Setup of alpha:
Design processor, start of the top module:
module processor
(
	input wire clk_i,
	input wire rst_i,
	input wire stall_i,
	output wire [31:0] addr_o,
	input wire [31:0] data_i,
	output wire [31:0] data_o,
	output wire [3:0] data_w_o,
	output wire [2:0] data_mode_o,
	input wire [7:0] extio_in,
	output wire [7:0] extio_out
);
	wire stall_cpu; wire mwait_cpu; wire irq_cpu; wire irq_ack_cpu; wire exception_cpu; wire data_b_cpu; wire data_h_cpu; wire data_access_cpu;
	wire [31:0] irq_vector_cpu; wire [31:0] inst_addr_cpu; wire [31:0] inst_in_cpu; wire [31:0] data_addr_cpu; wire [31:0] data_in_cpu; wire [31:0] data_out_cpu;
	wire [3:0] data_w_cpu;
	assign data_mode_o = {data_b_cpu,data_h_cpu,data_access_cpu};
	datapath core
	(
		.clock(clk_i),
		.reset(rst_i),
		.stall(stall_cpu),
		.mwait(mwait_cpu),
		.irq_vector(irq_vector_cpu),
		.irq(irq_cpu),
		.irq_ack(irq_ack_cpu),
		.exception(exception_cpu),
		.inst_addr(inst_addr_cpu),
		.inst_in(inst_in_cpu),
		.data_addr(data_addr_cpu),
		.data_in(data_in_cpu),
		.data_out(data_out_cpu),
		.data_w(data_w_cpu),
		.data_b(data_b_cpu),
		.data_h(data_h_cpu),
		.data_access(data_access_cpu)
	);
	interrupt_controller int_control
	(
		.clock(clk_i),
		.reset(rst_i),
		.stall(stall_i),
		.stall_cpu(stall_cpu),
		.mwait_cpu(mwait_cpu),
		.irq_vector_cpu(irq_vector_cpu),
		.irq_cpu(irq_cpu),
		.irq_ack_cpu(irq_ack_cpu),
		.exception_cpu(exception_cpu),
		.inst_addr_cpu(inst_addr_cpu),
		.inst_in_cpu(inst_in_cpu),
		.data_addr_cpu(data_addr_cpu),
		.data_in_cpu(data_in_cpu),
		.data_out_cpu(data_out_cpu),
		.data_w_cpu(data_w_cpu),
		.data_access_cpu(data_access_cpu),
		.addr_mem(addr_o),
  ...
clock: 8.97 ns
lec_check: 0
cap_margin: 20
core_margin: 2
core_utilization: 66
cts_cluster_diameter: 67
cts_cluster_size: 50
gpl_routability_driven: 1
max_routing_layer: met4
min_routing_layer: met1
place_density_lb_addon: 0.01
slew_margin: 20
tns_end_percent: 10
run.sh (not shown) runs the stock make flow with config.mk's settings and CLKGATE_MAP_FILE=.
global routing: alpha exited with error
For beta, these inputs were changed with respect to alpha:
- removing GPL_ROUTABILITY_DRIVEN (formerly 1)
- removing MIN_ROUTING_LAYER (formerly met1)
- removing CTS_CLUSTER_DIAMETER (formerly 67)
- removing CTS_CLUSTER_SIZE (formerly 50)
- removing PLACE_DENSITY_LB_ADDON (formerly 0.01)
- removing MAX_ROUTING_LAYER (formerly met4)
- changing CORE_UTILIZATION from 66 to 23
- removing TNS_END_PERCENT (formerly 10)
- changing the clock period (ns, I/O delays scaled along) from 8.97 to 11.9
--- outcome ---
Across beta and alpha, a clean result was obtained everywhere but in alpha.
alpha never completed, since it errored out during global routing.
Cmp beta and alpha / minimum setup slack after placement / lower: alpha
Going from alpha to beta, H-tree level count grew by 1, number of top-level pins about even, post-synthesis async set-or-reset flop share stayed essentially flat, die size up about 180%.
The total CTS buffers in alpha is 0.51 times that in beta.
Total core area (lower): alpha
Against alpha, beta comes in 44 points lower on effective utilization at floorplan.
alpha and beta ended up with roughly the same area after synthesis.
Lower half-perimeter wire length of the detailed placement result goes to beta over alpha.
Horizontal die dimension, beta and alpha: larger value in beta
The inputs of gamma differ from those of beta as listed below.
- swapping 23 for 61 in CORE_UTILIZATION
- putting CTS_CLUSTER_DIAMETER at 32 where nothing was set
- putting SETUP_SLACK_MARGIN at 1.98 where nothing was set
- swapping 11.9 for 9.79 in the clock period (ns, I/O delays scaled along)
- gamma ended with more number of buffers created by CTS than beta.
- The clock network fraction of design power of gamma exceeds that of beta by 7.5 points.
- Comparing beta and gamma, the lower signed area change from the synthesized netlist to the final layout was measured on beta.
- Lower clock network latency to the later pin of the worst-skew pair among beta and gamma: beta
- In gamma relative to beta, total number of cells along the worst setup path had gone up by a few percent.
- gamma ends up with lower setup slack than beta does.
- Hold slack: gamma vs beta up 0.0031 ns
- The layout from gamma, despite a flow that completed every stage, fails the layout checks, with the failing checks listed as max-capacitance violations, max-slew violations, negative setup slack.
- Looking at total number of tap cells across beta and gamma, the one that comes out lower is gamma.
- The synthesized area was comparable across beta and gamma.
The inputs of delta differ from those of gamma as listed below.
- a deleted CTS_CLUSTER_DIAMETER that had been 32
- a change of CORE_UTILIZATION from 61 to 40
- a deleted SETUP_SLACK_MARGIN that had been 1.98
- a change of the clock period (ns, I/O delays scaled along) from 9.79 to 11.9
### Flow results
Compared with gamma, in delta detailed placement HPWL moved up; via count of the first global-routing pass down 9.7%.
delta completed end to end with timing, DRC and antenna clean.
Sort gamma and delta by logic area asc -> top: delta
Higher portion of the clock cycle consumed by the worst path in the final layout was reported by gamma, not delta.
The smallest setup slack after layout of delta is higher than that of gamma.
As far as post-synth area from yosys stat goes, delta and gamma are indistinguishable; the numbers are identical.
For gamma, the heaviest power group was clock, unlike delta, where it was sequential cells.
When delta is measured against gamma, its sequential power share turns out 6.2 points higher.
Looking at gamma and delta, the clock skew is a wash.
Compared with gamma, in delta fill cell instance count of the final layout increased by 120% relative to the old numbers; overall fraction of global-route tracks in use went down.

* * *

processor again, from the RTL that the note above started with.
make LEC_CHECK=0 CAP_MARGIN=20 CORE_MARGIN=2 CORE_UTILIZATION=64 CTS_CLUSTER_DIAMETER=32 HOLD_SLACK_MARGIN=-0.1 MAX_ROUTING_LAYER=met4 SETUP_SLACK_MARGIN=1.98 SLEW_MARGIN=20 finish   # period 9.79 ns
The starting point failed in 5_1_grt with GRT-0232.
Edit:
Settings changed: CORE_UTILIZATION 64 to 40, CTS_CLUSTER_DIAMETER 32 to not set, HOLD_SLACK_MARGIN -0.1 to not set, MAX_ROUTING_LAYER met4 to not set, SETUP_SLACK_MARGIN 1.98 to not set.
Clock period 9.79 ns to 12.0 ns, I/O delays scaled along.
Now the flow finished clean.
Area after synthesis stays the same.
Die area climbs by 59%.
Synthesized cell count stays the same.
Edit:
Settings changed: ABC_AREA set to 1, CAP_MARGIN 20 to 15, CELL_PAD_IN_SITES_DETAIL_PLACEMENT set to 1, CELL_PAD_IN_SITES_GLOBAL_PLACEMENT set to 1, CORE_ASPECT_RATIO set to 0.77, GPL_ROUTABILITY_DRIVEN set to 0, HOLD_SLACK_MARGIN set to 0.09, MAX_ROUTING_LAYER set to met4.
Effect: The new run ran to the end with no violations; total power is higher by 63%; final area stays flat; global-route usage rose by 3.6 points; synthesized area went up by 2.4%; clock skew came out lower by 0.047 ns; cell count climbs by 35%; worst setup slack is better by 0.19 ns; die size rises by 2.4%.
Edit:
Settings changed: ABC_AREA 1 to not set, CAP_MARGIN 15 to 20, CELL_PAD_IN_SITES_DETAIL_PLACEMENT 1 to not set, CELL_PAD_IN_SITES_GLOBAL_PLACEMENT 1 to not set, CORE_ASPECT_RATIO 0.77 to not set, CORE_UTILIZATION 40 to 66, GPL_ROUTABILITY_DRIVEN 0 to not set, HOLD_SLACK_MARGIN 0.09 to not set.
Clock period 12.0 ns to 8.5 ns, I/O delays scaled along.
=> Now the flow did not get past 5_1_grt with GRT-0232; die size drops by 40%; synthesized area shrinks by 2.4%; synthesized cell count goes down by 34%.

* * *

Starting RTL as in the previous note.
export LEC_CHECK = 0
export CAP_MARGIN = 20
export CORE_MARGIN = 2
export CORE_UTILIZATION = 72
export CTS_CLUSTER_DIAMETER = 28
export CTS_CLUSTER_SIZE = 32
export PLACE_DENSITY_LB_ADDON = 0.2
export SETUP_SLACK_MARGIN = 1.24
export SLEW_MARGIN = 40
create_clock -name core_clock -period 4.41 [get_ports {clk_i}]
The starting point aborted during clock tree synthesis (4_1_cts) (DPL-0033).
Then changed:
- CORE_UTILIZATION: 72 -> 66
- CTS_CLUSTER_DIAMETER: 28 -> unset
- CTS_CLUSTER_SIZE: 32 -> unset
- MAX_ROUTING_LAYER: unset -> met4
- PLACE_DENSITY_LB_ADDON: 0.2 -> unset
- SETUP_SLACK_MARGIN: 1.24 -> unset
- SLEW_MARGIN: 40 -> 20
- clock period: 4.41 -> 8.4 ns (I/O delays scaled with it)
Now the flow stopped in global routing (5_1_grt) with GRT-0116.
Die size rose by 9.0%.
Area after synthesis does not change.
Synthesized cell count is unchanged.
Then changed:
- CORE_UTILIZATION: 66 -> 48
- MAX_ROUTING_LAYER: met4 -> unset
- SETUP_SLACK_MARGIN: unset -> 1.98
- clock period: 8.4 -> 7.14 ns (I/O delays scaled with it)
Result: This time the run reached the layout checks and failed them: negative setup slack. Synthesized cell count does not change. Die area is higher by well over a third. Synthesized area does not change.
Then changed:
- CORE_UTILIZATION: 48 -> 70
- MAX_ROUTING_LAYER: unset -> met4
- SETUP_SLACK_MARGIN: 1.98 -> unset
- clock period: 7.14 -> 8.72 ns (I/O delays scaled with it)
Effect: Now the flow aborted during global routing (5_1_grt); synthesized area is unchanged; die area shrinks by 31%; synthesized cell count does not change.

* * *

processor again, from the RTL that the note above started with.
make LEC_CHECK=0 CAP_MARGIN=20 CORE_MARGIN=2 CORE_UTILIZATION=65 CTS_CLUSTER_DIAMETER=32 MAX_ROUTING_LAYER=met4 SETUP_SLACK_MARGIN=1.98 SLEW_MARGIN=20 TNS_END_PERCENT=5 finish   # period 9.79 ns
The baseline ended with an error in 5_1_grt.
Next try:
Settings changed: CORE_UTILIZATION 65 to 57, CTS_CLUSTER_DIAMETER 32 to not set, CTS_CLUSTER_SIZE set to 99, MAX_ROUTING_LAYER met4 to not set, SETUP_SLACK_MARGIN 1.98 to not set, TNS_END_PERCENT 5 to not set.
Clock period 9.79 ns to 7.07 ns, I/O delays scaled along.
The new run finished but failed the layout checks on negative setup slack.
Die area goes up by 14%.
Synthesized cell count does not change.
Area after synthesis is unchanged.
Next try:
Settings changed: CORE_UTILIZATION 57 to 69, CTS_CLUSTER_DIAMETER set to 252, PLACE_DENSITY set to 0.36.
After rerunning:
- Now the flow never finished: it broke off in 5_1_grt (GRT-0116)
- synthesized area is unchanged
- die size went down by 17%
- synthesized cell count does not change
Next try:
Settings changed: CORE_UTILIZATION 69 to 9, CTS_CLUSTER_DIAMETER 252 to not set, CTS_CLUSTER_SIZE 99 to not set, PLACE_DENSITY 0.36 to not set.
Clock period 7.07 ns to 16.1 ns, I/O delays scaled along.
Result:
- The changed run ran to the end with no violations
- synthesized area is unchanged
- die area rose to 7.5 times its value
- synthesized cell count does not change
Next try:
Settings changed: CORE_UTILIZATION 9 to 40.
Clock period 16.1 ns to 15.4 ns, I/O delays scaled along.
After rerunning: Design area fell by 11%; via count drops by 0.84%; non-clock buffer count shrinks by 7; area after synthesis stays the same; wire length falls by 5.2%; sequential cell count does not change; total power is higher by 6.2%; clock-buffer cell count grows by 4; worst setup slack gets better by 1100 ps; register-to-register slack got worse by 140 ps.

* * *

processor again, from the RTL that the note above started with.
clock: 13.7 ns
lec_check: 0
cap_margin: 20
cell_pad_in_sites_global_placement: 3
core_margin: 8
core_utilization: 17
cts_cluster_diameter: 319
cts_cluster_size: 18
gpl_routability_driven: 1
gpl_timing_driven: 1
max_routing_layer: met5
min_routing_layer: met2
setup_slack_margin: 4.02
slew_margin: 35
tns_end_percent: 75
Rerun with:
- CELL_PAD_IN_SITES_DETAIL_PLACEMENT: unset -> 1
- MIN_ROUTING_LAYER: met2 -> met1
- TNS_END_PERCENT: 75 -> 20
Result: Die area stays the same. Cell area came out lower by 1.7%. Final cell count came out lower by 1.1%.
Rerun with:
- CELL_PAD_IN_SITES_DETAIL_PLACEMENT: 1 -> unset
- CELL_PAD_IN_SITES_GLOBAL_PLACEMENT: 3 -> unset
- CORE_MARGIN: 8 -> 2
- CORE_UTILIZATION: 17 -> 44
- CTS_CLUSTER_DIAMETER: 319 -> unset
- CTS_CLUSTER_SIZE: 18 -> unset
- GPL_ROUTABILITY_DRIVEN: 1 -> unset
- GPL_TIMING_DRIVEN: 1 -> unset
- MAX_ROUTING_LAYER: met5 -> unset
- MIN_ROUTING_LAYER: met1 -> unset
- SETUP_SLACK_MARGIN: 4.02 -> unset
- SLEW_MARGIN: 35 -> 20
- TNS_END_PERCENT: 20 -> unset
- clock period: 13.7 -> 8.89 ns (I/O delays scaled with it)
Outcome:
- This time the run finished but failed the layout checks on setup timing
- cell area is higher slightly
- core utilization rises by 33 points
- worst hold slack degrades by 0.019 ns
Rerun with:
- CORE_UTILIZATION: 44 -> 66
- CTS_CLUSTER_DIAMETER: unset -> 67
- GPL_ROUTABILITY_DRIVEN: unset -> 1
- MAX_ROUTING_LAYER: unset -> met4
- MIN_ROUTING_LAYER: unset -> met1
- PLACE_DENSITY_LB_ADDON: unset -> 0.17
- TNS_END_PERCENT: unset -> 10
After rerunning:
- This time the run ended with an error in 5_1_grt on GRT-0116
- area after synthesis is unchanged
- die size is lower by a quarter to a third
- synthesized cell count stays the same

* * *

processor again, from the RTL that the note above started with.
## processor
module processor
(
	input wire clk_i,
	input wire rst_i,
	input wire stall_i,
	output wire [31:0] addr_o,
	input wire [31:0] data_i,
	output wire [31:0] data_o,
	output wire [3:0] data_w_o,
	output wire [2:0] data_mode_o,
	input wire [7:0] extio_in,
	output wire [7:0] extio_out
);
make LEC_CHECK=0 CAP_MARGIN=20 CORE_MARGIN=2 CORE_UTILIZATION=66 CTS_CLUSTER_DIAMETER=67 CTS_CLUSTER_SIZE=50 GPL_ROUTABILITY_DRIVEN=1 MAX_ROUTING_LAYER=met4 MIN_ROUTING_LAYER=met1 PLACE_DENSITY_LB_ADDON=0.01 SLEW_MARGIN=20 TNS_END_PERCENT=10 finish   # period 8.94 ns
The first run died in global routing (5_1_grt) on ODB-0269.
Then changed:
--- a/flow/config.mk
+++ b/flow/config.mk
@@ -9,9 +9,10 @@
 export CORE_MARGIN = 2
-export CORE_UTILIZATION = 66
+export CORE_UTILIZATION = 71
 export CTS_CLUSTER_DIAMETER = 67
-export CTS_CLUSTER_SIZE = 50
+export CTS_CLUSTER_SIZE = 35
 export GPL_ROUTABILITY_DRIVEN = 1
-export MAX_ROUTING_LAYER = met4
+export MAX_ROUTING_LAYER = met5
 export MIN_ROUTING_LAYER = met1
-export PLACE_DENSITY_LB_ADDON = 0.01
+export PLACE_DENSITY_LB_ADDON = 0.29
+export SETUP_SLACK_MARGIN = 3.79
 export SLEW_MARGIN = 20
==> flow/constraint.sdc (replaced) <==
create_clock -name core_clock -period 12.9 [get_ports {clk_i}]
set_input_delay 2.5800 -clock core_clock [delete_from_list [all_inputs] [get_ports {clk_i}]]
set_output_delay 2.5800 -clock core_clock [all_outputs]
set_load 0.01 [all_outputs]
Effect: The changed run died in global routing (5_1_grt) with GRT-0116; area after synthesis is unchanged; die area fell by a few percent; synthesized cell count is unchanged.
Then changed:
--- a/flow/config.mk
+++ b/flow/config.mk
@@ -9,5 +9,4 @@
 export CORE_MARGIN = 2
-export CORE_UTILIZATION = 71
+export CORE_UTILIZATION = 56
 export CTS_CLUSTER_DIAMETER = 67
-export CTS_CLUSTER_SIZE = 35
 export GPL_ROUTABILITY_DRIVEN = 1
@@ -15,4 +14,3 @@
 export MIN_ROUTING_LAYER = met1
-export PLACE_DENSITY_LB_ADDON = 0.29
-export SETUP_SLACK_MARGIN = 3.79
+export PLACE_DENSITY_LB_ADDON = 0.17
 export SLEW_MARGIN = 20
==> flow/constraint.sdc (replaced) <==
create_clock -name core_clock -period 10.8 [get_ports {clk_i}]
set_input_delay 2.1600 -clock core_clock [delete_from_list [all_inputs] [get_ports {clk_i}]]
set_output_delay 2.1600 -clock core_clock [all_outputs]
set_load 0.01 [all_outputs]
=> This time the run passed the timing, design-rule and antenna checks. Die size grows by a quarter to a third. Area after synthesis does not change. Synthesized cell count does not change.
Then changed:
--- a/flow/config.mk
+++ b/flow/config.mk
@@ -9,4 +9,4 @@
 export CORE_MARGIN = 2
-export CORE_UTILIZATION = 56
-export CTS_CLUSTER_DIAMETER = 67
+export CORE_UTILIZATION = 61
+export CTS_CLUSTER_DIAMETER = 33
 export GPL_ROUTABILITY_DRIVEN = 1
@@ -14,3 +14,4 @@
 export MIN_ROUTING_LAYER = met1
-export PLACE_DENSITY_LB_ADDON = 0.17
+export PLACE_DENSITY = 0.62
+export SETUP_SLACK_MARGIN = 1.72
 export SLEW_MARGIN = 20
==> flow/constraint.sdc (replaced) <==
create_clock -name core_clock -period 6.61 [get_ports {clk_i}]
set_input_delay 1.3220 -clock core_clock [delete_from_list [all_inputs] [get_ports {clk_i}]]
set_output_delay 1.3220 -clock core_clock [all_outputs]
set_load 0.01 [all_outputs]
After rerunning: With this change the flow aborted during global routing (5_1_grt) (GRT-0232). Synthesized area stays the same. Die size falls by 8.1%. Synthesized cell count is unchanged.
Power and IR drop assume default switching activity.
